==> flow/design.v <==
`timescale 1 ns / 1 ns
module FM_demodulator
          (
           clk,
           reset,
           clk_enable,
           inp_I,
           inp_Q,
           out_fm
          );
  input   clk;
  input   reset;
  input   clk_enable;
  input   signed [38:0] inp_I;   
  input   signed [38:0] inp_Q;   
  output  [12:0] out_fm;   
  wire enb;
  reg signed [38:0] Delay1_out1;   
  reg signed [38:0] Delay2_out1;   
  reg signed [38:0] Delay4_out1;   
  wire signed [31:0] Sum4_sub_cast;   
  wire signed [31:0] Sum4_sub_cast_1;   
  wire signed [31:0] Sum4_sub_temp;   
  wire signed [29:0] Sum4_out1;   
  wire signed [68:0] Product_mul_temp;   
  wire signed [32:0] Product_out1;   
  reg signed [38:0] Delay3_out1;   
  wire signed [30:0] Sum3_sub_cast;   
  wire signed [30:0] Sum3_sub_cast_1;   
  wire signed [30:0] Sum3_sub_temp;   
  wire signed [28:0] Sum3_out1;   
  wire signed [67:0] Product2_mul_temp;   
  wire signed [32:0] Product2_out1;   
  wire signed [31:0] Sum5_sub_cast;   
  wire signed [31:0] Sum5_sub_cast_1;   
  wire signed [31:0] Sum5_sub_temp;   
  wire [12:0] OUTPUT_rsvd;   
  reg [12:0] OUTPUT_rsvdreg;
  assign enb = clk_enable;
  always @(posedge clk or posedge reset)
    begin : Delay1_process
      if (reset == 1'b1) begin
        Delay1_out1 <= 39'sh0000000000;
      end
      else begin
        if (enb) begin
          Delay1_out1 <= inp_I;
        end
      end
    end
  always @(posedge clk or posedge reset)
    begin : Delay2_process
      if (reset == 1'b1) begin
        Delay2_out1 <= 39'sh0000000000;
      end
      else begin
        if (enb) begin
          Delay2_out1 <= inp_Q;
        end
      end
    end
  always @(posedge clk or posedge reset)
    begin : Delay4_process
      if (reset == 1'b1) begin
        Delay4_out1 <= 39'sh0000000000;
      end
      else begin
        if (enb) begin
          Delay4_out1 <= Delay2_out1;
        end
      end
    end
  assign Sum4_sub_cast = inp_Q[38:7];
  assign Sum4_sub_cast_1 = Delay4_out1[38:7];
  assign Sum4_sub_temp = Sum4_sub_cast - Sum4_sub_cast_1;
  assign Sum4_out1 = Sum4_sub_temp[29:0];
  assign Product_mul_temp = Delay1_out1 * Sum4_out1;
  assign Product_out1 = Product_mul_temp[66:34];
  always @(posedge clk or posedge reset)
    begin : Delay3_process
      if (reset == 1'b1) begin
        Delay3_out1 <= 39'sh0000000000;
      end
      else begin
        if (enb) begin
          Delay3_out1 <= Delay1_out1;
        end
      end
    end
  assign Sum3_sub_cast = inp_I[38:8];
  assign Sum3_sub_cast_1 = Delay3_out1[38:8];
  assign Sum3_sub_temp = Sum3_sub_cast - Sum3_sub_cast_1;
  assign Sum3_out1 = Sum3_sub_temp[28:0];
  assign Product2_mul_temp = Sum3_out1 * Delay2_out1;
  assign Product2_out1 = Product2_mul_temp[65:33];
  assign Sum5_sub_cast = {Product_out1[32], Product_out1[32:2]};
  assign Sum5_sub_cast_1 = {Product2_out1[32], Product2_out1[32:2]};
  assign Sum5_sub_temp = Sum5_sub_cast - Sum5_sub_cast_1;
  assign OUTPUT_rsvd = Sum5_sub_temp[29:17];
always @(posedge clk)
    begin : OUTPUT_rsvdreg_process    
        if (enb) begin
          OUTPUT_rsvdreg <= OUTPUT_rsvd;
       end
    end
  assign out_fm = OUTPUT_rsvdreg;
endmodule   
==> flow/run.sh <==
#!/bin/bash
# the make line also repeats each setting of config.mk as NAME=value (left out here)
make -C /OpenROAD-flow-scripts/flow DESIGN_CONFIG=/design/flow/config.mk WORK_HOME=/design/flow/orfs CLKGATE_MAP_FILE= finish
==> flow/config.mk <==
export PLATFORM = sky130hd
export DESIGN_NAME = FM_demodulator
export DESIGN_NICKNAME = FM_demodulator
export VERILOG_FILES = /design/flow/design.v
export SDC_FILE = /design/flow/constraint.sdc
export NUM_CORES = 4
export LEC_CHECK = 0
export ABC_AREA = 1
export CAP_MARGIN = 20
export CELL_PAD_IN_SITES_DETAIL_PLACEMENT = 0
export CORE_ASPECT_RATIO = 0.74
export CORE_MARGIN = 2
export CORE_UTILIZATION = 72
export CTS_CLUSTER_DIAMETER = 44
export CTS_CLUSTER_SIZE = 48
export GPL_TIMING_DRIVEN = 1
export MAX_ROUTING_LAYER = met4
export PLACE_DENSITY_LB_ADDON = 0.03
export SETUP_SLACK_MARGIN = 3.73
export SLEW_MARGIN = 10
export TNS_END_PERCENT = 70
==> flow/constraint.sdc <==
create_clock -name core_clock -period 13.2 [get_ports {clk}]
set_input_delay 2.6400 -clock core_clock [delete_from_list [all_inputs] [get_ports {clk}]]
set_output_delay 2.6400 -clock core_clock [all_outputs]
set_load 0.01 [all_outputs]
==> job_summary.md, run 1 <==
## Implementation flow summary

| Metric | Value |
|---|---|
| Die Ht | 302.8 um |
| All-Layer GR Usage | 57.83% |
| Grt ovf | 0 |
| Synth flops | 150 |
| Simple-gate share of the synthesized area | 15.87% |
| CP Depth | 47 |
| HP Class | reg2reg |
| Filler cell count | 6437 |
| Number of max-cap violations | 0 |
| GPL Wtd Cong | 1.157 |
| Critical Path Fanout Max | 6 |
| WP buf/inv | 12 |
| Row count | 109 |
| Number of cells in Yosys stat | 10530 |
| Number of library cell types mapped by synthesis | 60 |
| Setup-failing EPs final | 0 |
| CTS clk-pin slew, worst paths | 70 ps |
| Number of enable flip-flop cells | 13 |
| Final Hold Violation Tally | 0 |
| CP Class | in2reg |
| Area delta synth->final | 18.66% |
| Status | no timing/DRC/antenna violations |
| Number of nets in the layout | 14220 |
| Hold worst-path end | Delay4_out1[32] |
| Non-Filler Instances | 13030 |
| Critical Path Sink | OUTPUT_rsvdreg[11] |
| Aoi share | 4.090% |
| Main logic family | adder cells |
| Worst Setup Start Kind | input port |
| Synth top area share | 53.41% |
| Drt initial violations | 12340 |
| Htree depth | 4 |
| Largest net degree at the start of global routing | 102 |
| Reg2reg end | OUTPUT_rsvdreg[11] |
| Vias per inst | 6.266 |
| Final Max Slew Viols | 0 |
| Crit path required time | 13450 ps |
| Initial antenna violation count | 24 |
| Core box area | 0.1196 sq mm |
| Top achievable clock speed | 79.09 MHz |
| Critical-path top delay cell | fa_2 |
| CTS tree | built |
| Synth mux share | 0% |
| Critical path capture point type | flop |
| Count leader, synth | inv_1 |
| Wire length per cell | 26.34 um |
| Root buffer cell | clkbuf_16 |
| Die X-Extent | 407.7 um |
| CTS sink count | 150 |
| Worst-Margin Slew | 1342 ps |
| Syn Area/Cell | 8.249 sq um |
| Hold depth | 2 |
| Clock latency (worst-skew pair) | 510 ps |
| DRC violations left | 0 |
| Final Cycle Share | 95.78% |
| Post-synthesis cell count | 10530 |
| Vias in the first global route | 87050 |
| YS warnings | 1 |
| Post-synth net total | 13380 |
| Synth top cells by count | 2885 x inv_1, 2317 x fa_1, 2294 x nand2_1 |
| Placed insts | 12810 |
| Final Critical Period | 12640 ps |
| Max incr delay on CP | 660 ps |
| Adder share | 59.92% |
| DIE AREA | 0.1234 sq mm |
| Number of CTS-inserted buffers | 17 |
| Yosys stat area | 0.08685 sq mm |
| Detailed-route via count | 81640 |
| Worst r2r path cells | 47 |
| Detailed Route WL | 343200 um |
| Worst r2r src | Delay4_out1[29] |
| Top cells by area | fa_1 53%, inv_1 12%, nand2_1 9.9% |
| Register area share after synthesis | 4.397% |
| Critical Path Start | inp_Q[29] |
| Post-synth top flop | dfrtp_1 |
| Worst slew margin | 10.54% |
| OpenROAD warning count | 35 |
| Init Core Util | 72.61% |
| Longest Clk Path Bufs | 2 |
| # IOs | 94 |
| IO buf count | 93 |
| DRT Pass-1 Iters | 17 |
| Hold wc startpoint | Delay2_out1[32] |
| Yosys xor share | 0.9984% |
| HPWL after detailed placement | 267400 um |
| Cell mode on critical path | fa_1 |
| First-pass GRT wire length | 506100 um |
| Worst endpoint data arrival time | 12900 ps |
| Async S/R FF share, synth | 91.33% |
| RSZ-0062 raised after global routing | yes |
| Synth area leader | fa_1 |
| Antenna-violating nets left | 0 |
| Clock skew | 23.06 ps |
| Mapped cell area | 0.08685 sq mm |
| Largest delay contributor family on the critical path | adder cells |
## metal layers
metal  global-route usage, %  vias up  part of all wire, %
li1                        -    31610                    -
met3                   31.04     2779                   20
met1                   68.12    39120                   31
met2                   76.79     8143                   39
met5                       -        -                    0
met4                   37.33        0                  9.5
## metrics by stage
step / area [sq um] / setup TNS [ps] / hold slack [ps] / setup WS [ps] / utilization, %
3_5_place_dp: 96830 / -7087 / 488.1 / -699.6 / 80.96
5_1_grt: 103000 / 0 / 527.4 / 366.5 / 86.15
6_report: 103100 / 0 / 511.8 / 556.4 / 86.16
4_1_cts: 101200 / 0 / 507.7 / 1076 / 84.60
2_1_floorplan: 87080 / 0 / 493.1 / 1634 / -
3_3_place_gp: 96830 / -3737 / 470.0 / -360.0 / 80.96
## area by class of cell
| cell class | instances | area, sq um | share of cell area, % |
|---|---|---|---|
| inverter | 2946 | 11140 | 10.81 |
| antenna | 37 | 92.59 | 0.08984 |
| tap | 1609 | 2013 | 1.953 |
| timing repair buffer | 1266 | 11180 | 10.85 |
| sequential | 150 | 3820 | 3.707 |
| clock buffer | 18 | 429.2 | 0.4164 |
| timing repair inverter | 2 | 18.77 | 0.01821 |
| multi-input combinational | 6988 | 74180 | 71.98 |
| clock inverter | 14 | 187.7 | 0.1821 |
## timing repair
item,4_1_cts,5_1_grt
endpoints found under the hold margin,0,0
hold buffers,0,0
gates resized,774,355
setup buffers,109,40
pin swaps,301,233
setup endpoints to repair,13,13
gates cloned,3,1
==> inputs of run 2 (changes only) <==
- ABC_AREA: 1 -> not set
- CELL_PAD_IN_SITES_DETAIL_PLACEMENT: 0 -> not set
- CORE_ASPECT_RATIO: 0.74 -> not set
- CORE_UTILIZATION: 72 -> 40
- CTS_CLUSTER_DIAMETER: 44 -> not set
- CTS_CLUSTER_SIZE: 48 -> not set
- GPL_TIMING_DRIVEN: 1 -> not set
- MAX_ROUTING_LAYER: met4 -> not set
- PLACE_DENSITY_LB_ADDON: 0.03 -> not set
- SETUP_SLACK_MARGIN: 3.73 -> -1.92
- SLEW_MARGIN: 10 -> 20
- TNS_END_PERCENT: 70 -> not set
- clock period: 13.2 -> 21.1 ns (I/O delays scaled with it)
==> run 2 against run 1 <==
Sequential share of layout area grew 0.61 points. Sequential cell count is the same. Global-route usage shrank 33 points. Die size grew 73%. Highest routed layer unchanged. Routed wire length shrank 27%. Largest cell class unchanged. Utilization shrank 44 points.
==> job_summary.md, run 2 <==
## Implementation flow summary

| Metric | Value |
|---|---|
| Status | no timing/DRC/antenna violations |
| Longest Clk Path Bufs | 2 |
| Number of cells in Yosys stat | 9256 |
| Count leader, synth | inv_1 |
| CP Depth | 57 |
| Detailed Route WL | 251400 um |
| GPL Wtd Cong | 0.9354 |
| Clock latency (worst-skew pair) | 540 ps |
| Hold worst-path end | Delay4_out1[35] |
| Placed insts | 11810 |
| Antenna-violating nets left | 0 |
| WP buf/inv | 8 |
| Final Util | 42.56% |
| Die X-Extent | 462.7 um |
| Hold-fix buffers, CTS | 0 |
| Hold wc startpoint | Delay2_out1[35] |
| CTS sink count | 150 |
| Synth area leader | fa_1 |
| Root buffer cell | clkbuf_16 |
| Async S/R FF share, synth | 91.33% |
| Reg2reg end | OUTPUT_rsvdreg[12] |
| Drt initial violations | 3754 |
| Worst slew margin | 27.62% |
| Grt met1 use | 31.00% |
| Wire length per cell | 21.23 um |
| HP Class | reg2reg |
| Number of nets in the layout | 11870 |
| Area delta synth->final | 5.856% |
| Init Core Util | 40.20% |
| Register area share after synthesis | 4.537% |
| CTS tree | built |
| Synth mux share | 1.097% |
| Cell mode on critical path | fa_1 |
| Simple-gate share of the synthesized area | 14.12% |
| Vias per inst | 5.099 |
| Setup-failing EPs final | 0 |
| CP Class | in2reg |
| Number of enable flip-flop cells | 13 |
| Initial antenna violation count | 5 |
| # IOs | 94 |
| Post-synth net total | 12110 |
| Synth top area share | 55.11% |
| Yosys xor share | 1.726% |
| Yosys stat area | 0.08417 sq mm |
| Critical-path top delay cell | o311ai_0 |
| Vias in the first global route | 68180 |
| Largest delay contributor family on the critical path | AND-OR/OR-AND gates |
| Worst Setup Start Kind | input port |
| Core box area | 0.2094 sq mm |
| Number of max-cap violations | 0 |
| Post-synthesis cell count | 9256 |
| Met2 Usage GRT | 41.30% |
| CTS clk-pin slew, worst paths | 90 ps |
| Final Critical Period | 19740 ps |
| Number of library cell types mapped by synthesis | 65 |
| Grt met3 use | 3.186% |
| Post-CTS Setup Bufs | 0 |
| Top achievable clock speed | 50.66 MHz |
| Syn Area/Cell | 9.093 sq um |
| Worst r2r src | Delay4_out1[7] |
| RSZ-0062 raised after global routing | no |
| HPWL after detailed placement | 195600 um |
| Synth top cells by count | 2538 x inv_1, 2317 x fa_1, 1707 x nand2_1 |
| Main logic family | adder cells |
| All-Layer GR Usage | 24.40% |
| Row count | 168 |
| DRT Pass-1 Iters | 6 |
| Critical path capture point type | flop |
| Most used routing layer | met2 |
| Resize count post-CTS | 0 |
| DRC violations left | 0 |
| Detailed-route via count | 60380 |
| Grt ovf | 0 |
| Worst-Margin Slew | 1080 ps |
| Non-Filler Instances | 11840 |
| Mapped cell area | 0.08417 sq mm |
| Htree depth | 4 |
| Hold depth | 2 |
| Synth flops | 150 |
| Aoi share | 3.165% |
| Final Max Slew Viols | 0 |
| Max incr delay on CP | 680 ps |
| Critical Path Fanout Max | 33 |
| Final Cycle Share | 93.55% |
| Top cells by area | fa_1 55%, inv_1 11%, nand2_1 7.6% |
| IO buf count | 93 |
| Worst r2r path cells | 55 |
| Largest net degree at the start of global routing | 87 |
| Final Hold Violation Tally | 0 |
| YS warnings | 1 |
| Post-synth top flop | dfrtp_1 |
| First-pass GRT wire length | 401200 um |
| Worst endpoint data arrival time | 20030 ps |
| Clock skew | 31.77 ps |
| OpenROAD warning count | 26 |
| Crit path required time | 21390 ps |
| DIE AREA | 0.2141 sq mm |
| Critical Path Start | inp_Q[7] |
| Number of CTS-inserted buffers | 17 |
| Total negative slack | 0 ps |
| Adder share | 61.83% |
| Critical Path Sink | OUTPUT_rsvdreg[12] |
| Die Ht | 462.7 um |
## run 2: metrics by stage
step / area (sq um) / hold WS [ps] / worst slack, ps
3_3_place_gp: 88440 / 466.6 / 1300
3_5_place_dp: 88440 / 481.3 / 991.2
4_1_cts: 89070 / 503.8 / 1499
5_1_grt: 89090 / 534.0 / 440.8
2_1_floorplan: 84170 / 484.9 / 4154
6_report: 89090 / 497.5 / 1362
## run 2: area by class of cell
| class | count | area, sq um |
|---|---|---|
| antenna | 2 | 5.005 |
| clock buffer | 17 | 425.4 |
| timing repair buffer | 240 | 2042 |
| sequential | 150 | 3849 |
| clock inverter | 15 | 196.4 |
| fill | 20670 | 120300 |
| multi-input combinational | 6073 | 69540 |
| tap | 2805 | 3510 |
| inverter | 2538 | 9532 |
## run 2: layer usage
layer / wire [um] / share of wire [%] / up-vias
met4: 14830 / 5.9 / 0
li1: - / - / 25590
met1: 99310 / 40 / 32130
met5: 0 / 0 / -
met3: 14640 / 5.8 / 562
met2: 122600 / 49 / 2091
==> inputs of run 3 (changes only) <==
- CAP_MARGIN: 20 -> 15
- CELL_PAD_IN_SITES_DETAIL_PLACEMENT: not set -> 0
- CORE_ASPECT_RATIO: not set -> 1.11
- CORE_UTILIZATION: 40 -> 72
- CTS_CLUSTER_DIAMETER: not set -> 389
- CTS_CLUSTER_SIZE: not set -> 34
- GPL_TIMING_DRIVEN: not set -> 1
- HOLD_SLACK_MARGIN: not set -> 0.29
- MAX_ROUTING_LAYER: not set -> met5
- PLACE_DENSITY_LB_ADDON: not set -> 0.0
- SETUP_SLACK_MARGIN: -1.92 -> 3.73
- SLEW_MARGIN: 20 -> 10
- TNS_END_PERCENT: not set -> 15
- clock period: 21.1 -> 12.6 ns (I/O delays scaled with it)
==> run 3 against run 2 <==
The layout now fails its checks (setup timing). Sequential cell count unchanged. Via count increased by 6.8%. Non-clock buffer count rose by 706. Critical path depth rose by 6. Hold slack improved by 33 ps.
==> job_summary.md, run 3 <==
## Implementation flow summary

| Metric | Value |
|---|---|
| OpenROAD warning count | 29 |
| Cell mode on critical path | fa_1 |
| Synth top area share | 55.11% |
| Detailed Route WL | 236100 um |
| Final Max Slew Viols | 0 |
| Antenna-violating nets left | 0 |
| Final Hold Violation Tally | 0 |
| Worst r2r path cells | 60 |
| Critical Path Sink | OUTPUT_rsvdreg[12] |
| Register area share after synthesis | 4.537% |
| Htree depth | 4 |
| Setup-failing EPs final | 13 |
| Syn Area/Cell | 9.093 sq um |
| Worst-Margin Slew | 1195 ps |
| Number of enable flip-flop cells | 13 |
| Post-synth top flop | dfrtp_1 |
| WP buf/inv | 11 |
| Hold wc startpoint | Delay4_out1[27] |
| Die X-Extent | 328.5 um |
| Largest delay contributor family on the critical path | adder cells |
| IO buf count | 93 |
| Yosys xor share | 1.726% |
| HP Class | reg2reg |
| Initial antenna violation count | 8 |
| Row count | 132 |
| Hold worst-path end | Delay4_out1[27] |
| Vias per inst | 5.717 |
| Total negative slack | -23810 ps |
| Setup ws final | -2479 ps |
| Synth top cells by count | 2538 x inv_1, 2317 x fa_1, 1707 x nand2_1 |
| Async S/R FF share, synth | 91.33% |
| CTS clk-pin slew, worst paths | 60 ps |
| Area delta synth->final | 11.85% |
| CP Class | in2reg |
| HPWL after detailed placement | 195800 um |
| Vias in the first global route | 72990 |
| Synth mux share | 1.097% |
| Largest net degree at the start of global routing | 87 |
| Final Util | 80.96% |
| Number of nets in the layout | 12590 |
| Post-synthesis cell count | 9256 |
| Wire length per cell | 20.93 um |
| Max incr delay on CP | 540 ps |
| RSZ-0062 raised after global routing | yes |
| Filler cell count | 7598 |
| Core box area | 0.1163 sq mm |
| Worst Setup Start Kind | input port |
| Status | failed layout checks |
| Synth flops | 150 |
| DRC violations left | 0 |
| Worst r2r src | Delay4_out1[15] |
| Init Core Util | 72.39% |
| Flop area | 0.003824 sq mm |
| Count leader, synth | inv_1 |
| Post-synth net total | 12110 |
| Simple-gate share of the synthesized area | 14.12% |
| Violated checks | setup timing |
| Critical Path Start | inp_Q[7] |
| Critical path capture point type | flop |
| Clock latency (worst-skew pair) | 520 ps |
| Top cells by area | fa_1 55%, inv_1 11%, nand2_1 7.6% |
| Adder share | 61.83% |
| Yosys stat area | 0.08417 sq mm |
| Mapped cell area | 0.08417 sq mm |
| DRT Pass-1 Iters | 9 |
| Aoi share | 3.165% |
| Grt ovf | 0 |
| CTS tree | built |
| # IOs | 94 |
| YS warnings | 1 |
| GPL Wtd Cong | 0.9685 |
| Number of library cell types mapped by synthesis | 65 |
| Main logic family | adder cells |
| Clock skew | 32.44 ps |
| CTS sink count | 150 |
| Crit path required time | 12830 ps |
| Worst slew margin | 20.35% |
| Detailed-route via count | 64510 |
| All-Layer GR Usage | 41.98% |
| CP Depth | 63 |
| Number of cells in Yosys stat | 9256 |
| Hold depth | 2 |
| Reg2reg end | OUTPUT_rsvdreg[12] |
| Synth area leader | fa_1 |
| Number of CTS-inserted buffers | 25 |
| Drt initial violations | 4743 |
| Longest Clk Path Bufs | 3 |
| Root buffer cell | clkbuf_16 |
| Final Cycle Share | 119.7% |
| Critical-path top delay cell | fa_1 |
| Number of max-cap violations | 0 |
| Comb area | 0.06989 sq mm |
| Final Critical Period | 15080 ps |
| First-pass GRT wire length | 382800 um |
| Worst endpoint data arrival time | 15310 ps |
| Top achievable clock speed | 66.32 MHz |
| DIE AREA | 0.1197 sq mm |
| Die Ht | 364.2 um |
| Critical Path Fanout Max | 6 |
-- run 3: layout make-up --
type	count	area share [%]
flip-flops and latches	150	4.062
multi-input cells	6074	74.25
inverters	2538	10.14
diodes	3	0.007975
repair buffers	946	8.763
clock buffers	29	0.7124
clock inverters	3	0.02260
well taps	1541	2.048
-- run 3: what timing repair did --
action	4_1_cts	5_1_grt
setup endpoints to repair	13	13
hold buffers	0	0
buffers inserted	8	3
gates resized	35	9
gates cloned	1	0
pin swaps	20	7
-- run 3: layer usage --
metal	wire, um	vias up	GRT usage, %	part of all wire (%)
met5	68	-	0	0.029
met4	20490	10	28.20	8.7
met3	20440	1125	7.732	8.7
met2	114900	3350	69.69	49
met1	80270	32990	50.34	34
li1	-	27040	-	-
-- run 3: through the flow --
step	std cells	cell area, sq um	hold WS, ps	worst slack (ps)
floorplan	9256	84400	484.9	-1485
global placement	11240	93080	509.9	-3162
detailed placement	11240	93080	519.4	-3400
CTS	11280	94050	532.5	-2318
global route	11280	94130	544.3	-3069
finish	11280	94140	530.4	-2479
==> inputs of run 4 (changes only) <==
- CAP_MARGIN: 15 -> 5
- CELL_PAD_IN_SITES_DETAIL_PLACEMENT: 0 -> not set
- CORE_ASPECT_RATIO: 1.11 -> not set
- CORE_UTILIZATION: 72 -> 70
- CTS_CLUSTER_DIAMETER: 389 -> 43
- CTS_CLUSTER_SIZE: 34 -> not set
- GPL_TIMING_DRIVEN: 1 -> not set
- HOLD_SLACK_MARGIN: 0.29 -> not set
- MAX_ROUTING_LAYER: met5 -> not set
- PLACE_DENSITY: not set -> 0.65
- PLACE_DENSITY_LB_ADDON: 0.0 -> not set
- SETUP_SLACK_MARGIN: 3.73 -> -1.32
- SLEW_MARGIN: 10 -> 20
- TNS_END_PERCENT: 15 -> 35
- clock period: 12.6 -> 22.9 ns (I/O delays scaled with it)
==> run 4 against run 3 <==
Design area shrank 7.1%. Sequential cell count unchanged. Now clean on timing, DRC and antenna. Register-to-register slack improved by 7100 ps. Non-clock buffer count is 721 lower. Area after synthesis is the same. Utilization is 7.9 points lower. Clock skew is 19 ps lower. Sequential share of layout area grew 0.32 points. Synthesized cell count did not move. Critical path type unchanged.
==> job_summary.md, run 4 <==
## Implementation flow summary

| Metric | Value |
|---|---|
| CTS clk-pin slew, worst paths | 80 ps |
| CTS sink count | 150 |
| HPWL after detailed placement | 175300 um |
| Worst endpoint data arrival time | 20640 ps |
| Worst Setup Start Kind | input port |
| Hold worst-path end | Delay3_out1[34] |
| YS warnings | 1 |
| Placement Cell Area | 0.08681 sq mm |
| Setup-failing EPs final | 0 |
| Clock skew | 13.05 ps |
| CP Class | in2reg |
| Detailed-route via count | 61900 |
| Post-synth net total | 12110 |
| Top achievable clock speed | 48.95 MHz |
| Critical Path Fanout Max | 28 |
| WHS | 502.1 ps |
| Yosys stat area | 0.08417 sq mm |
| Aoi share | 3.165% |
| Critical-path top delay cell | a2111oi_0 |
| RSZ-0062 raised after global routing | no |
| WP buf/inv | 6 |
| Post-CTS Setup Bufs | 0 |
| Worst-Margin Slew | 1177 ps |
| Max incr delay on CP | 800 ps |
| Root buffer cell | clkbuf_16 |
| Antenna-violating nets left | 0 |
| All-Layer GR Usage | 41.19% |
| Htree depth | 4 |
| Total negative slack | 0 ps |
| Die X-Extent | 350.8 um |
| Initial antenna violation count | 10 |
| Synth top area share | 55.11% |
| Area delta synth->final | 3.939% |
| Synth mux share | 1.097% |
| Cell mode on critical path | fa_1 |
| Syn Area/Cell | 9.093 sq um |
| Synth flops | 150 |
| Number of max-cap violations | 0 |
| Number of cells in Yosys stat | 9256 |
| Number of enable flip-flop cells | 13 |
| Number of CTS-inserted buffers | 17 |
| Mapped cell area | 0.08417 sq mm |
| Core box area | 0.1197 sq mm |
| Detailed Route WL | 238400 um |
| Filler cell count | 9202 |
| Post-synthesis cell count | 9256 |
| CP Depth | 57 |
| Init Core Util | 70.34% |
| Final Critical Period | 20430 ps |
| Status | no timing/DRC/antenna violations |
| Longest Clk Path Bufs | 2 |
| Design Area, Final | 0.08748 sq mm |
| Adder share | 61.83% |
| Yosys xor share | 1.726% |
| Synth area leader | fa_1 |
| HP Class | reg2reg |
| Post-place setup slack | 2534 ps |
| Setup ws final | 2472 ps |
| IO buf count | 93 |
| Register area share after synthesis | 4.537% |
| Flop area | 0.003837 sq mm |
| DRC violations left | 0 |
| Simple-gate share of the synthesized area | 14.12% |
| CTS tree | built |
| Largest net degree at the start of global routing | 76 |
| First-pass GRT wire length | 380100 um |
| Critical Path Start | inp_Q[7] |
| OpenROAD warning count | 28 |
| Hold-fix buffers, CTS | 0 |
| Vias per inst | 5.821 |
| # IOs | 94 |
| Critical Path Sink | OUTPUT_rsvdreg[12] |
| Final Hold Violation Tally | 0 |
| Grt ovf | 0 |
| DIE AREA | 0.1230 sq mm |
| Hold depth | 2 |
| Number of library cell types mapped by synthesis | 65 |
| Hold wc startpoint | Delay1_out1[34] |
| Synth top cells by count | 2538 x inv_1, 2317 x fa_1, 1707 x nand2_1 |
| Final Max Slew Viols | 0 |
| Reg2reg end | OUTPUT_rsvdreg[12] |
| Number of nets in the layout | 11860 |
| Largest delay contributor family on the critical path | AND-OR/OR-AND gates |
| Row count | 127 |
| Worst slew margin | 21.44% |
| Die Ht | 350.8 um |
| Main logic family | adder cells |
| Count leader, synth | inv_1 |
| Clock latency (worst-skew pair) | 460 ps |
| GPL Wtd Cong | 0.9267 |
| Async S/R FF share, synth | 91.33% |
| Top cells by area | fa_1 55%, inv_1 11%, nand2_1 7.6% |
| Final Cycle Share | 89.21% |
| Drt initial violations | 5041 |
| Crit path required time | 23110 ps |
| Wire length per cell | 22.42 um |
| Worst r2r src | Delay4_out1[7] |
| DRT Pass-1 Iters | 5 |
| Post-synth top flop | dfrtp_1 |
| Worst r2r path cells | 55 |
| Vias in the first global route | 67790 |
| Resize count post-CTS | 0 |
| Critical path capture point type | flop |
| Comb area | 0.06951 sq mm |
-- run 4: layer usage --
metal / vias to the layer above / GRT usage, % / wire length, um
met5: - / 0.1177 / 55
met4: 8 / 16.97 / 11800
met3: 788 / 9.555 / 26930
met2: 3480 / 65.16 / 111700
met1: 32040 / 55.62 / 87970
li1: 25580 / - / -
-- run 4: final cells by class --
type	instances	area share, %
Clock inverter	15	0.2346
Timing Repair Buffer	225	2.224
Multi-Input combinational cell	6073	79.46
Antenna cell	4	0.01144
Tap cell	1612	2.306
Sequential cell	150	4.387
Clock buffer	17	0.4863
Inverter	2538	10.90
-- run 4: through the flow --
step | utilization [%] | cells
after floorplan | - | 9256
after CTS | 73.08 | 10630
after global routing | 73.10 | 10630
after global placement | 72.55 | 10600
final | 73.11 | 10630
after detailed placement | 72.55 | 10600
==> inputs of run 5 (changes only) <==
- ABC_AREA: not set -> 1
- CAP_MARGIN: 5 -> 20
- CELL_PAD_IN_SITES_DETAIL_PLACEMENT: not set -> 0
- CORE_ASPECT_RATIO: not set -> 0.74
- CORE_UTILIZATION: 70 -> 47
- CTS_CLUSTER_DIAMETER: 43 -> 312
- CTS_CLUSTER_SIZE: not set -> 97
- GPL_TIMING_DRIVEN: not set -> 1
- MAX_ROUTING_LAYER: not set -> met4
- PLACE_DENSITY: 0.65 -> not set
- SETUP_SLACK_MARGIN: -1.32 -> -1.09
- SLEW_MARGIN: 20 -> 10
- TNS_END_PERCENT: 35 -> 15
- clock period: 22.9 -> 12.9 ns (I/O delays scaled with it)
==> run 5 against run 4 <==
The layout now fails its checks (setup timing). Via count rose by 19%. Final cell count rose by 32%. Synthesized cell count rose by 14%. Non-clock buffer count rose by 1200.
==> job_summary.md, run 5 <==
## Implementation flow summary

| Metric | Value |
|---|---|
| Status | failed layout checks |
| Violated checks | setup timing |
| Number of cells in Yosys stat | 10530 |
| Number of enable flip-flop cells | 13 |
| OpenROAD warning count | 29 |
| YS warnings | 1 |
| Critical path capture point type | flop |
| Simple-gate share of the synthesized area | 15.87% |
| Number of library cell types mapped by synthesis | 60 |
| Core box area | 0.1833 sq mm |
| CTS sink count | 150 |
| Hold wc startpoint | Delay2_out1[21] |
| Worst slew margin | 25.65% |
| Critical Path Start | inp_Q[7] |
| Clock skew | 16.94 ps |
| Synth area leader | fa_1 |
| HPWL after detailed placement | 289500 um |
| Post-synthesis cell count | 10530 |
| Root buffer cell | clkbuf_16 |
| DRC violations left | 0 |
| Die X-Extent | 503.7 um |
| DIE AREA | 0.1883 sq mm |
| Main logic family | adder cells |
| Wire length per cell | 24.34 um |
| Number of nets in the layout | 14380 |
| Drt initial violations | 7454 |
| Final Critical Period | 13520 ps |
| Reg2reg end | OUTPUT_rsvdreg[5] |
| WP buf/inv | 18 |
| Clock latency (worst-skew pair) | 540 ps |
| Synth top cells by count | 2885 x inv_1, 2317 x fa_1, 2294 x nand2_1 |
| Hold worst-path end | Delay4_out1[21] |
| Worst endpoint data arrival time | 13810 ps |
| Antenna-violating nets left | 0 |
| Worst r2r src | Delay4_out1[7] |
| Worst r2r path cells | 55 |
| Register area share after synthesis | 4.397% |
| All-Layer GR Usage | 38.48% |
| Mapped cell area | 0.08685 sq mm |
| HP Class | reg2reg |
| Total negative slack | -7235 ps |
| Hold-fix buffers, CTS | 0 |
| Resize count post-CTS | 0 |
| Final Util | 55.11% |
| First-pass GRT wire length | 513300 um |
| Synth mux share | 0% |
| Syn Area/Cell | 8.249 sq um |
| Hold depth | 2 |
| DRT Pass-1 Iters | 7 |
| IO buf count | 93 |
| Number of max-cap violations | 0 |
| Yosys xor share | 0.9984% |
| Area delta synth->final | 16.29% |
| Row count | 135 |
| CP Depth | 57 |
| Adder share | 59.92% |
| Htree depth | 4 |
| Setup-failing EPs final | 13 |
| Post-CTS Setup Bufs | 0 |
| CP Class | in2reg |
| Init Core Util | 47.39% |
| Final Max Slew Viols | 0 |
| Synth flops | 150 |
| Filler cell count | 17250 |
| CTS clk-pin slew, worst paths | 80 ps |
| Synth top area share | 53.41% |
| Largest delay contributor family on the critical path | adder cells |
| Grt ovf | 0 |
| Final Cycle Share | 104.8% |
| Top cells by area | fa_1 53%, inv_1 12%, nand2_1 9.9% |
| Final Hold Violation Tally | 0 |
| Worst-Margin Slew | 1115 ps |
| Count leader, synth | inv_1 |
| Longest Clk Path Bufs | 2 |
| Cell mode on critical path | nand2_1 |
| Worst Setup Start Kind | input port |
| Number of CTS-inserted buffers | 17 |
| Critical Path Sink | OUTPUT_rsvdreg[5] |
| Die Ht | 373.8 um |
| Largest net degree at the start of global routing | 107 |
| Critical Path Fanout Max | 26 |
| Async S/R FF share, synth | 91.33% |
| GPL Wtd Cong | 1.070 |
| Aoi share | 4.090% |
| # IOs | 94 |
| Vias in the first global route | 77860 |
| Critical-path top delay cell | fa_1 |
| Vias per inst | 5.260 |
| CTS tree | built |
| Detailed Route WL | 341200 um |
| Max incr delay on CP | 540 ps |
| Initial antenna violation count | 10 |
| Top achievable clock speed | 73.94 MHz |
| Post-synth top flop | dfrtp_1 |
| Post-synth net total | 13380 |
| Crit path required time | 13190 ps |
| Yosys stat area | 0.08685 sq mm |
| Detailed-route via count | 73740 |
| Setup ws final | -624.0 ps |
==> run 5: layout make-up <==
class	count	area (sq um)	area share, %
inverter	2946	11060	10.95
timing repair buffer	1425	12160	12.04
sequential	150	3850	3.812
tap	2466	3085	3.055
clock inverter	13	117.6	0.1164
multi-input combinational	6988	70260	69.57
antenna	12	30.03	0.02973
clock buffer	19	432.9	0.4286
==> run 5: routing by layer <==
| metal | global-route usage (%) | part of all wire (%) |
|---|---|---|
| met1 | 55.85 | 44 |
| met2 | 51.18 | 40 |
| met3 | 13.17 | 13 |
| met4 | 9.371 | 3.0 |
| met5 | - | 0 |
==> run 5: metrics by stage <==
step                area (sq um)  std cells  setup WS, ps  hold WS, ps
global placement          100400      13970         -1108        487.5
CTS                       100900      14010        -578.5        508.7
finish                    101000      14020        -624.0        506.0
global route              101000      14010         -1074        542.7
floorplan                  86850      10530          1109        493.1
detailed placement        100400      13980         -1084        490.5
==> inputs of run 6 (changes only) <==
- CAP_MARGIN: 20 -> 15
- CELL_PAD_IN_SITES_DETAIL_PLACEMENT: 0 -> 2
- CELL_PAD_IN_SITES_GLOBAL_PLACEMENT: not set -> 2
- CORE_ASPECT_RATIO: 0.74 -> 0.63
- CORE_MARGIN: 2 -> 3
- CORE_UTILIZATION: 47 -> 40
- CTS_CLUSTER_DIAMETER: 312 -> not set
- CTS_CLUSTER_SIZE: 97 -> 69
- GPL_ROUTABILITY_DRIVEN: not set -> 0
- GPL_TIMING_DRIVEN: 1 -> 0
- MAX_ROUTING_LAYER: met4 -> met5
- MIN_ROUTING_LAYER: not set -> met1
- PLACE_DENSITY_LB_ADDON: not set -> 0.17
- SETUP_SLACK_MARGIN: -1.09 -> -1.69
- SLEW_MARGIN: 10 -> 20
- TNS_END_PERCENT: 15 -> 95
- clock period: 12.9 -> 18.8 ns (I/O delays scaled with it)
==> run 6 against run 5 <==
Now clean on timing, DRC and antenna. Die size up 18%. Global-route usage up 1.0 points. Critical endpoint is now OUTPUT_rsvdreg[12].
==> job_summary.md, run 6 <==
## Implementation flow summary

| Metric | Value |
|---|---|
| Post-CTS Setup Bufs | 0 |
| Post-synth net total | 13380 |
| Root buffer cell | clkbuf_16 |
| Critical Path Fanout Max | 10 |
| Number of cells in Yosys stat | 10530 |
| Hold-fix buffers, CTS | 0 |
| CP Depth | 45 |
| Critical path capture point type | flop |
| IO buf count | 93 |
| Post-synth top flop | dfrtp_1 |
| Number of max-cap violations | 0 |
| Grt ovf | 0 |
| Resize count post-CTS | 0 |
| Final Cycle Share | 95.96% |
| Placed insts | 13500 |
| Status | no timing/DRC/antenna violations |
| Setup ws final | 759.4 ps |
| Worst-Margin Slew | 1298 ps |
| DRT Pass-1 Iters | 6 |
| Detailed-route via count | 76690 |
| Mapped cell area | 0.08685 sq mm |
| Core box area | 0.2154 sq mm |
| All-Layer GR Usage | 39.50% |
| Worst Setup Start Kind | input port |
| RSZ-0062 raised after global routing | no |
| Post-place setup slack | 952.0 ps |
| Hold worst-path end | Delay4_out1[17] |
| Final Critical Period | 18040 ps |
| CP Class | in2reg |
| HP Class | reg2reg |
| Hold wc startpoint | Delay4_out1[17] |
| Area delta synth->final | 6.218% |
| Largest net degree at the start of global routing | 82 |
| Antenna-violating nets left | 0 |
| Critical Path Start | inp_I[8] |
| Worst r2r path cells | 43 |
| Number of nets in the layout | 13500 |
| Top cells by area | fa_1 53%, inv_1 12%, nand2_1 9.9% |
| Drt initial violations | 8554 |
| Total negative slack | 0 ps |
| Final Max Slew Viols | 0 |
| Register area share after synthesis | 4.397% |
| Simple-gate share of the synthesized area | 15.87% |
| Vias per inst | 5.652 |
| First-pass GRT wire length | 624400 um |
| Synth flops | 150 |
| Crit path required time | 19050 ps |
| Clock latency (worst-skew pair) | 550 ps |
| Worst slew margin | 12.69% |
| Final Util | 42.83% |
| Synth top cells by count | 2885 x inv_1, 2317 x fa_1, 2294 x nand2_1 |
| Met2 Usage GRT | 51.80% |
| Wire length per cell | 32.02 um |
| Critical Path Sink | OUTPUT_rsvdreg[12] |
| Post-synthesis cell count | 10530 |
| Die Ht | 375.9 um |
| Cell mode on critical path | fa_1 |
| Async S/R FF share, synth | 91.33% |
| Setup-failing EPs final | 0 |
| Grt met3 use | 19.10% |
| Grt met1 use | 57.24% |
| Aoi share | 4.090% |
| DIE AREA | 0.2229 sq mm |
| Yosys xor share | 0.9984% |
| Main logic family | adder cells |
| HPWL after detailed placement | 385100 um |
| Reg2reg end | OUTPUT_rsvdreg[12] |
| WP buf/inv | 11 |
| Init Core Util | 40.33% |
| Yosys stat area | 0.08685 sq mm |
| Hold depth | 2 |
| Row count | 135 |
| Detailed Route WL | 434400 um |
| Vias in the first global route | 85130 |
| OpenROAD warning count | 26 |
| YS warnings | 1 |
| Syn Area/Cell | 8.249 sq um |
| Number of library cell types mapped by synthesis | 60 |
| # IOs | 94 |
| Count leader, synth | inv_1 |
| Number of CTS-inserted buffers | 25 |
| Max incr delay on CP | 1080 ps |
| CTS sink count | 150 |
| Number of enable flip-flop cells | 13 |
| CTS clk-pin slew, worst paths | 70 ps |
| Worst r2r src | Delay3_out1[8] |
| Die X-Extent | 593.1 um |
| Initial antenna violation count | 55 |
| Synth area leader | fa_1 |
| Critical-path top delay cell | clkinv_1 |
| Worst endpoint data arrival time | 18290 ps |
| Synth top area share | 53.41% |
| DRC violations left | 0 |
| Non-Filler Instances | 13570 |
| Filler cell count | 24370 |
| Longest Clk Path Bufs | 3 |
| Htree depth | 4 |
| Largest delay contributor family on the critical path | adder cells |
| CTS tree | built |
| Adder share | 59.92% |
| Synth mux share | 0% |
| Most used routing layer | met1 |
| Clock skew | 22.02 ps |
| Final Hold Violation Tally | 0 |
| Top achievable clock speed | 55.43 MHz |
-- run 6: per-stage QoR --
stage	hold slack (ps)	cell area, sq um
2_1_floorplan	493.1	86850
3_3_place_gp	505.8	91380
3_5_place_dp	521.0	91450
4_1_cts	535.4	92150
5_1_grt	560.4	92180
6_report	531.3	92250
-- run 6: layout make-up --
cell class	count	area (sq um)	share of cell area (%)
sequential	150	3819	4.139
clock buffer	28	646.9	0.7012
inverter	2946	11070	12.00
clock inverter	5	50.05	0.05425
tap	2877	3600	3.902
timing repair buffer	96	979.7	1.062
buffer	444	1755	1.903
multi-input combinational	6988	70250	76.15
antenna	34	85.08	0.09223
-- run 6: metal layers --
layer / up-vias / share of wire, %
met3: 598 / 16
met4: 26 / 3.0
met2: 4524 / 38
met1: 41390 / 43
li1: 30150 / -
met5: - / 0.17
==> inputs of run 7 (changes only) <==
- ABC_AREA: 1 -> not set
- CELL_PAD_IN_SITES_DETAIL_PLACEMENT: 2 -> not set
- CELL_PAD_IN_SITES_GLOBAL_PLACEMENT: 2 -> not set
- CORE_ASPECT_RATIO: 0.63 -> not set
- CORE_MARGIN: 3 -> 2
- CORE_UTILIZATION: 40 -> 72
- CTS_CLUSTER_DIAMETER: not set -> 344
- CTS_CLUSTER_SIZE: 69 -> 42
- GPL_ROUTABILITY_DRIVEN: 0 -> not set
- GPL_TIMING_DRIVEN: 0 -> not set
- HOLD_SLACK_MARGIN: not set -> 0.29
- MAX_ROUTING_LAYER: met5 -> not set
- MIN_ROUTING_LAYER: met1 -> not set
- PLACE_DENSITY_LB_ADDON: 0.17 -> 0.0
- SETUP_SLACK_MARGIN: -1.69 -> 1.04
- TNS_END_PERCENT: 95 -> not set
- clock period: 18.8 -> 12.4 ns (I/O delays scaled with it)
==> run 7 against run 6 <==
The layout now fails its checks (setup timing). Clock-buffer cell count unchanged. Global-route usage up 3.0 points. Register-to-register slack got worse by 4900 ps. Die size decreased by 46%. Non-clock buffer count is 490 higher. Hold slack got worse by 5.6 ps. Sequential share of layout area is 0.15 points lower. Utilization up 40 points. Synthesized cell count down 12%. Final cell count decreased by 16%. Sequential cell count is the same. Critical path type unchanged. Critical endpoint unchanged.
==> job_summary.md, run 7 <==
## Implementation flow summary

| Metric | Value |
|---|---|
| Setup ws final | -2229 ps |
| Synth flops | 150 |
| Largest delay contributor family on the critical path | adder cells |
| Vias in the first global route | 72690 |
| Placed insts | 11260 |
| Wire length per cell | 21.22 um |
| RSZ-0062 raised after global routing | yes |
| Mapped cell area | 0.08417 sq mm |
| Drt initial violations | 5187 |
| Post-synthesis cell count | 9256 |
| CTS sink count | 150 |
| Init Core Util | 72.53% |
| Async S/R FF share, synth | 91.33% |
| CTS clk-pin slew, worst paths | 50 ps |
| Yosys xor share | 1.726% |
| Worst r2r src | Delay4_out1[7] |
| Area delta synth->final | 13.88% |
| All-Layer GR Usage | 42.45% |
| Max incr delay on CP | 620 ps |
| HP Class | reg2reg |
| Number of nets in the layout | 12670 |
| # IOs | 94 |
| CP Depth | 57 |
| CTS tree | built |
| Longest Clk Path Bufs | 3 |
| Die X-Extent | 345.9 um |
| Top achievable clock speed | 68.36 MHz |
| Clock skew | 19.13 ps |
| DIE AREA | 0.1196 sq mm |
| DRC violations left | 0 |
| Simple-gate share of the synthesized area | 14.12% |
| Syn Area/Cell | 9.093 sq um |
| Largest net degree at the start of global routing | 87 |
| Main logic family | adder cells |
| Antenna-violating nets left | 0 |
| Hold depth | 2 |
| YS warnings | 1 |
| Worst r2r path cells | 57 |
| Worst-Margin Slew | 1092 ps |
| Detailed-route via count | 64750 |
| Hold worst-path end | Delay3_out1[29] |
| Synth top area share | 55.11% |
| WP buf/inv | 11 |
| IO buf count | 93 |
| GPL Wtd Cong | 0.9936 |
| Number of max-cap violations | 0 |
| Adder share | 61.83% |
| Critical-path top delay cell | fa_2 |
| Crit path required time | 12640 ps |
| Post-synth net total | 12110 |
| Number of CTS-inserted buffers | 25 |
| Final Critical Period | 14630 ps |
| HPWL after detailed placement | 197000 um |
| Hold wc startpoint | Delay3_out1[29] |
| Count leader, synth | inv_1 |
| Yosys stat area | 0.08417 sq mm |
| Detailed Route WL | 240900 um |
| Grt ovf | 0 |
| Post-synth top flop | dfrtp_1 |
| Reg2reg end | OUTPUT_rsvdreg[12] |
| Synth area leader | fa_1 |
| Status | failed layout checks |
| Htree depth | 4 |
| Synth top cells by count | 2538 x inv_1, 2317 x fa_1, 1707 x nand2_1 |
| Design Area, Final | 0.09585 sq mm |
| Aoi share | 3.165% |
| Violated checks | setup timing |
| Number of enable flip-flop cells | 13 |
| Worst slew margin | 27.23% |
| CP Class | in2reg |
| Clock latency (worst-skew pair) | 510 ps |
| DRT Pass-1 Iters | 6 |
| Final Max Slew Viols | 0 |
| Synth mux share | 1.097% |
| Setup-failing EPs final | 13 |
| Critical Path Sink | OUTPUT_rsvdreg[12] |
| Vias per inst | 5.704 |
| Non-Filler Instances | 11350 |
| Final Hold Violation Tally | 0 |
| Number of cells in Yosys stat | 9256 |
| Top cells by area | fa_1 55%, inv_1 11%, nand2_1 7.6% |
| Root buffer cell | clkbuf_16 |
| Row count | 125 |
| Number of library cell types mapped by synthesis | 65 |
| Worst endpoint data arrival time | 14870 ps |
| Total negative slack | -21650 ps |
| Placement Cell Area | 0.09336 sq mm |
| Hold-fix buffers, CTS | 0 |
| Initial antenna violation count | 9 |
| Final Cycle Share | 118.0% |
| Core box area | 0.1160 sq mm |
| Final Util | 82.59% |
| Die Ht | 345.9 um |
| First-pass GRT wire length | 389000 um |
| Critical Path Start | inp_Q[11] |
| OpenROAD warning count | 29 |
| Register area share after synthesis | 4.537% |
| Critical Path Fanout Max | 6 |
| Critical path capture point type | flop |
| Worst Setup Start Kind | input port |
-- run 7: what timing repair did --
action | 4_1_cts | 5_1_grt
setup endpoints to repair | 13 | 13
cloned | 1 | 0
hold endpoints to repair | 0 | 0
pin swaps | 109 | 79
buffers inserted | 41 | 17
resized | 209 | 95
-- run 7: through the flow --
step	hold slack (ps)	setup slack, ps
after floorplan	484.9	-1645
after global placement	498.9	-3283
after detailed placement	517.2	-3595
after CTS	529.5	-2063
after global routing	537.7	-2607
final	525.6	-2229
-- run 7: layer usage --
layer  part of all wire, %  vias up  global-route usage, %
li1                      -    27190                      -
met1                    35    33110                  53.75
met2                    48     3441                  69.23
met3                   9.9      993                  8.498
met4                   7.1       10                  23.71
met5                 0.025        -                      0
-- run 7: cell type report --
class	instances	area [sq um]
Antenna cell	4	10.01
Clock buffer	28	656.9
Clock inverter	4	95.09
Fill cell	7223	20200
Inverter	2538	9544
Multi-Input combinational cell	6073	70810
Sequential cell	150	3825
Tap cell	1524	1907
Timing Repair Buffer	1030	8999
==> inputs of run 8 (changes only) <==
- CAP_MARGIN: 15 -> 20
- CORE_UTILIZATION: 72 -> 50
- CTS_CLUSTER_DIAMETER: 344 -> not set
- CTS_CLUSTER_SIZE: 42 -> not set
- HOLD_SLACK_MARGIN: 0.29 -> not set
- PLACE_DENSITY_LB_ADDON: 0.0 -> not set
- SETUP_SLACK_MARGIN: 1.04 -> not set
- TNS_END_PERCENT: not set -> 35
- clock period: 12.4 -> 13.5 ns (I/O delays scaled with it)
==> run 8 against run 7 <==
The layout still fails its checks (setup timing). Area after synthesis unchanged. Global-route usage decreased by 12 points. Sequential share of layout area about the same. First-iteration DRC count is 29% lower. Utilization is 25 points lower. Largest cell class unchanged. Highest routed layer unchanged.
==> job_summary.md, run 8 <==
## Implementation flow summary

| Metric | Value |
|---|---|
| Synth mux share | 1.097% |
| Critical-path top delay cell | fa_1 |
| Wire length per cell | 20.80 um |
| HP Class | reg2reg |
| GPL Wtd Cong | 0.9449 |
| Syn Area/Cell | 9.093 sq um |
| OpenROAD warning count | 29 |
| Final Util | 57.95% |
| Adder share | 61.83% |
| Worst Setup Start Kind | input port |
| Setup-failing EPs final | 13 |
| Die X-Extent | 414.3 um |
| Final Cycle Share | 109.7% |
| Worst slew margin | 22.01% |
| YS warnings | 1 |
| Number of max-cap violations | 0 |
| Final Max Slew Viols | 0 |
| Number of cells in Yosys stat | 9256 |
| DRT Pass-1 Iters | 6 |
| Clock latency (worst-skew pair) | 550 ps |
| RSZ-0062 raised after global routing | yes |
| Top cells by area | fa_1 55%, inv_1 11%, nand2_1 7.6% |
| Vias per inst | 5.237 |
| Yosys stat area | 0.08417 sq mm |
| DRC violations left | 0 |
| Synth flops | 150 |
| Aoi share | 3.165% |
| Comb area | 0.07111 sq mm |
| Register area share after synthesis | 4.537% |
| Number of CTS-inserted buffers | 17 |
| Detailed Route WL | 249800 um |
| WP buf/inv | 8 |
| Init Core Util | 50.33% |
| Max incr delay on CP | 560 ps |
| # IOs | 94 |
| Hold wc startpoint | Delay1_out1[34] |
| Count leader, synth | inv_1 |
| Crit path required time | 13780 ps |
| Cell mode on critical path | fa_1 |
| Flop area | 0.003834 sq mm |
| Worst r2r src | Delay4_out1[7] |
| Initial antenna violation count | 7 |
| Critical path capture point type | flop |
| Number of library cell types mapped by synthesis | 65 |
| Synth area leader | fa_1 |
| Critical Path Fanout Max | 6 |
| Clock skew | 25.19 ps |
| Top achievable clock speed | 67.55 MHz |
| CTS sink count | 150 |
| Largest net degree at the start of global routing | 78 |
| Die Ht | 414.3 um |
| Grt ovf | 0 |
| Main logic family | adder cells |
| Async S/R FF share, synth | 91.33% |
| Reg2reg end | OUTPUT_rsvdreg[12] |
| Worst endpoint data arrival time | 15090 ps |
| Non-Filler Instances | 12010 |
| Yosys xor share | 1.726% |
| Row count | 150 |
| Detailed-route via count | 62910 |
| Post-place setup slack | -2801 ps |
| Antenna-violating nets left | 0 |
| CP Depth | 56 |
| Mapped cell area | 0.08417 sq mm |
| IO buf count | 93 |
| Hold depth | 1 |
| Vias in the first global route | 70770 |
| Largest delay contributor family on the critical path | adder cells |
| Post-synthesis cell count | 9256 |
| Number of nets in the layout | 12640 |
| First-pass GRT wire length | 400300 um |
| Htree depth | 4 |
| HPWL after detailed placement | 206100 um |
| Critical Path Start | inp_Q[11] |
| Post-synth net total | 12110 |
| DIE AREA | 0.1716 sq mm |
| Area delta synth->final | 15.13% |
| Post-synth top flop | dfrtp_1 |
| Status | failed layout checks |
| Critical Path Sink | OUTPUT_rsvdreg[12] |
| Worst r2r path cells | 56 |
| CTS clk-pin slew, worst paths | 70 ps |
| CTS tree | built |
| Simple-gate share of the synthesized area | 14.12% |
| Worst-Margin Slew | 1170 ps |
| Hold-fix buffers, CTS | 0 |
| Violated checks | setup timing |
| Placed insts | 11900 |
| Final Hold Violation Tally | 0 |
| Synth top area share | 55.11% |
| All-Layer GR Usage | 30.44% |
| Final Critical Period | 14800 ps |
| Longest Clk Path Bufs | 2 |
| WHS | 510.7 ps |
| Filler cell count | 14840 |
| Hold worst-path end | Delay1_out1[34] |
| Core box area | 0.1672 sq mm |
| Number of enable flip-flop cells | 13 |
| Synth top cells by count | 2538 x inv_1, 2317 x fa_1, 1707 x nand2_1 |
| CP Class | in2reg |
| Drt initial violations | 3670 |
| Root buffer cell | clkbuf_16 |
| Setup ws final | -1304 ps |
## run 8: stage by stage
stage,TNS (ps),instance area (sq um)
after floorplan,-1601,84400
after global placement,-27710,94060
after detailed placement,-28310,94070
after CTS,-9626,95840
after global routing,-14420,96900
final,-9483,96900
## run 8: cell type report
| type | instances | share of cell area, % |
|---|---|---|
| Tap cell | 2204 | 2.846 |
| Timing Repair Buffer | 1011 | 9.263 |
| Antenna cell | 3 | 0.007747 |
| Inverter | 2538 | 9.849 |
| Clock buffer | 18 | 0.4429 |
| Multi-Input combinational cell | 6074 | 73.39 |
| Sequential cell | 150 | 3.956 |
| Clock inverter | 14 | 0.2505 |
## run 8: layer usage
layer	GRT usage, %	vias to the layer above	part of all wire (%)
li1	-	27140	-
met1	39.03	33190	39
met2	52.06	2103	49
met3	4.318	481	6.1
met4	12.40	2	4.9
met5	0	-	0.0052
## run 8: what timing repair did
action	4_1_cts	5_1_grt
gates cloned	1	0
pin swaps	77	116
setup endpoints to repair	13	13
gates resized	137	196
buffers inserted	48	35
==> inputs of run 9 (changes only) <==
- CELL_PAD_IN_SITES_DETAIL_PLACEMENT: not set -> 0
- CORE_ASPECT_RATIO: not set -> 0.74
- CORE_UTILIZATION: 50 -> 63
- CTS_CLUSTER_DIAMETER: not set -> 151
- CTS_CLUSTER_SIZE: not set -> 100
- GPL_TIMING_DRIVEN: not set -> 0
- MAX_ROUTING_LAYER: not set -> met4
- SETUP_SLACK_MARGIN: not set -> 3.73
- SLEW_MARGIN: 20 -> 10
- TNS_END_PERCENT: 35 -> 70
- clock period: 13.5 -> 12.9 ns (I/O delays scaled with it)
==> run 9 against run 8 <==
The layout still fails its checks (setup timing). Sequential share of layout area is 0.25 points higher. Synthesized cell count did not move. Non-clock buffer count down 331. Worst setup slack got worse by 1200 ps. Design area fell by 6.3%.
==> job_summary.md, run 9 <==
## Implementation flow summary

| Metric | Value |
|---|---|
| Clock latency (worst-skew pair) | 540 ps |
| Simple-gate share of the synthesized area | 14.12% |
| Main logic family | adder cells |
| Die Ht | 318.4 um |
| CTS tree | built |
| Row count | 115 |
| Final Critical Period | 15450 ps |
| Violated checks | setup timing |
| CTS sink count | 150 |
| Final Cycle Share | 119.8% |
| Htree depth | 4 |
| DRT Pass-1 Iters | 6 |
| WP buf/inv | 4 |
| Root buffer cell | clkbuf_16 |
| All-Layer GR Usage | 46.06% |
| Die X-Extent | 428.9 um |
| Worst-Margin Slew | 1254 ps |
| Vias per inst | 5.741 |
| Number of enable flip-flop cells | 13 |
| Max incr delay on CP | 620 ps |
| Vias in the first global route | 68670 |
| Longest Clk Path Bufs | 2 |
| Grt met1 use | 63.13% |
| Largest delay contributor family on the critical path | adder cells |
| Drt initial violations | 7027 |
| CP Depth | 55 |
| Init Core Util | 63.37% |
| First-pass GRT wire length | 440200 um |
| Async S/R FF share, synth | 91.33% |
| Wire length per cell | 25.90 um |
| Critical Path Start | inp_Q[7] |
| Worst endpoint data arrival time | 15730 ps |
| Most used routing layer | met1 |
| Critical Path Sink | OUTPUT_rsvdreg[12] |
| Critical-path top delay cell | fa_2 |
| Number of CTS-inserted buffers | 17 |
| Synth flops | 150 |
| Filler cell count | 11040 |
| Number of nets in the layout | 12310 |
| Mapped cell area | 0.08417 sq mm |
| Critical path capture point type | flop |
| RSZ-0062 raised after global routing | yes |
| Total negative slack | -24370 ps |
| Post-synthesis cell count | 9256 |
| Placed insts | 11110 |
| Largest net degree at the start of global routing | 77 |
| Final Util | 68.34% |
| Setup-failing EPs final | 13 |
| Number of library cell types mapped by synthesis | 65 |
| Flop area | 0.003819 sq mm |
| HPWL after detailed placement | 248800 um |
| Grt met3 use | 19.42% |
| WHS | 527.9 ps |
| Synth mux share | 1.097% |
| Adder share | 61.83% |
| Crit path required time | 13180 ps |
| Design Area, Final | 0.09076 sq mm |
| DIE AREA | 0.1366 sq mm |
| Synth top area share | 55.11% |
| Final Hold Violation Tally | 0 |
| Area delta synth->final | 7.830% |
| Yosys stat area | 0.08417 sq mm |
| Hold-fix buffers, CTS | 0 |
| Post-synth net total | 12110 |
| Cell mode on critical path | fa_1 |
| Synth area leader | fa_1 |
| IO buf count | 93 |
| Number of max-cap violations | 0 |
| Critical Path Fanout Max | 6 |
| Hold worst-path end | Delay3_out1[8] |
| Worst r2r path cells | 53 |
| CTS clk-pin slew, worst paths | 80 ps |
| Placement Cell Area | 0.08767 sq mm |
| Grt ovf | 0 |
| Post-synth top flop | dfrtp_1 |
| Status | failed layout checks |
| Number of cells in Yosys stat | 9256 |
| Met2 Usage GRT | 59.36% |
| Syn Area/Cell | 9.093 sq um |
| Detailed Route WL | 291600 um |
| Setup ws final | -2550 ps |
| Post-place setup slack | -5800 ps |
| Yosys xor share | 1.726% |
| Worst slew margin | 16.40% |
| Reg2reg end | OUTPUT_rsvdreg[12] |
| Clock skew | 29.43 ps |
| Initial antenna violation count | 19 |
| Detailed-route via count | 64650 |
| Worst r2r src | Delay4_out1[7] |
| Top achievable clock speed | 64.72 MHz |
| Register area share after synthesis | 4.537% |
| Final Max Slew Viols | 0 |
| GPL Wtd Cong | 1.086 |
| Antenna-violating nets left | 0 |
| HP Class | reg2reg |
| Hold depth | 1 |
| CP Class | in2reg |
| OpenROAD warning count | 31 |
| Count leader, synth | inv_1 |
| Core box area | 0.1328 sq mm |
| YS warnings | 1 |
| Comb area | 0.07038 sq mm |
| Hold wc startpoint | Delay3_out1[8] |
| Synth top cells by count | 2538 x inv_1, 2317 x fa_1, 1707 x nand2_1 |
| Worst Setup Start Kind | input port |
| Top cells by area | fa_1 55%, inv_1 11%, nand2_1 7.6% |
| # IOs | 94 |
| Non-Filler Instances | 11260 |
| Aoi share | 3.165% |
| DRC violations left | 0 |
[run 9: repair_timing]
action,4_1_cts,5_1_grt
endpoints found under the setup margin,13,13
gates resized,398,129
hold endpoints to repair,0,0
pin swaps,73,84
setup buffers,47,25
[run 9: layer usage]
metal	routed length [um]	share of wire, %	vias up
li1	-	-	26580
met1	113400	39	33170
met2	114400	39	4200
met3	47700	16	701
met4	16140	5.5	0
met5	0	0	-
[run 9: area by class of cell]
cell class / count / share of cell area, %
inverters: 2538 / 10.52
multi-input cells: 6073 / 77.55
repair buffers: 185 / 1.951
well taps: 1755 / 2.420
clock inverters: 14 / 0.1710
plain buffers: 495 / 2.608
clock buffers: 18 / 0.4839
diodes: 32 / 0.08823
flip-flops and latches: 150 / 4.208
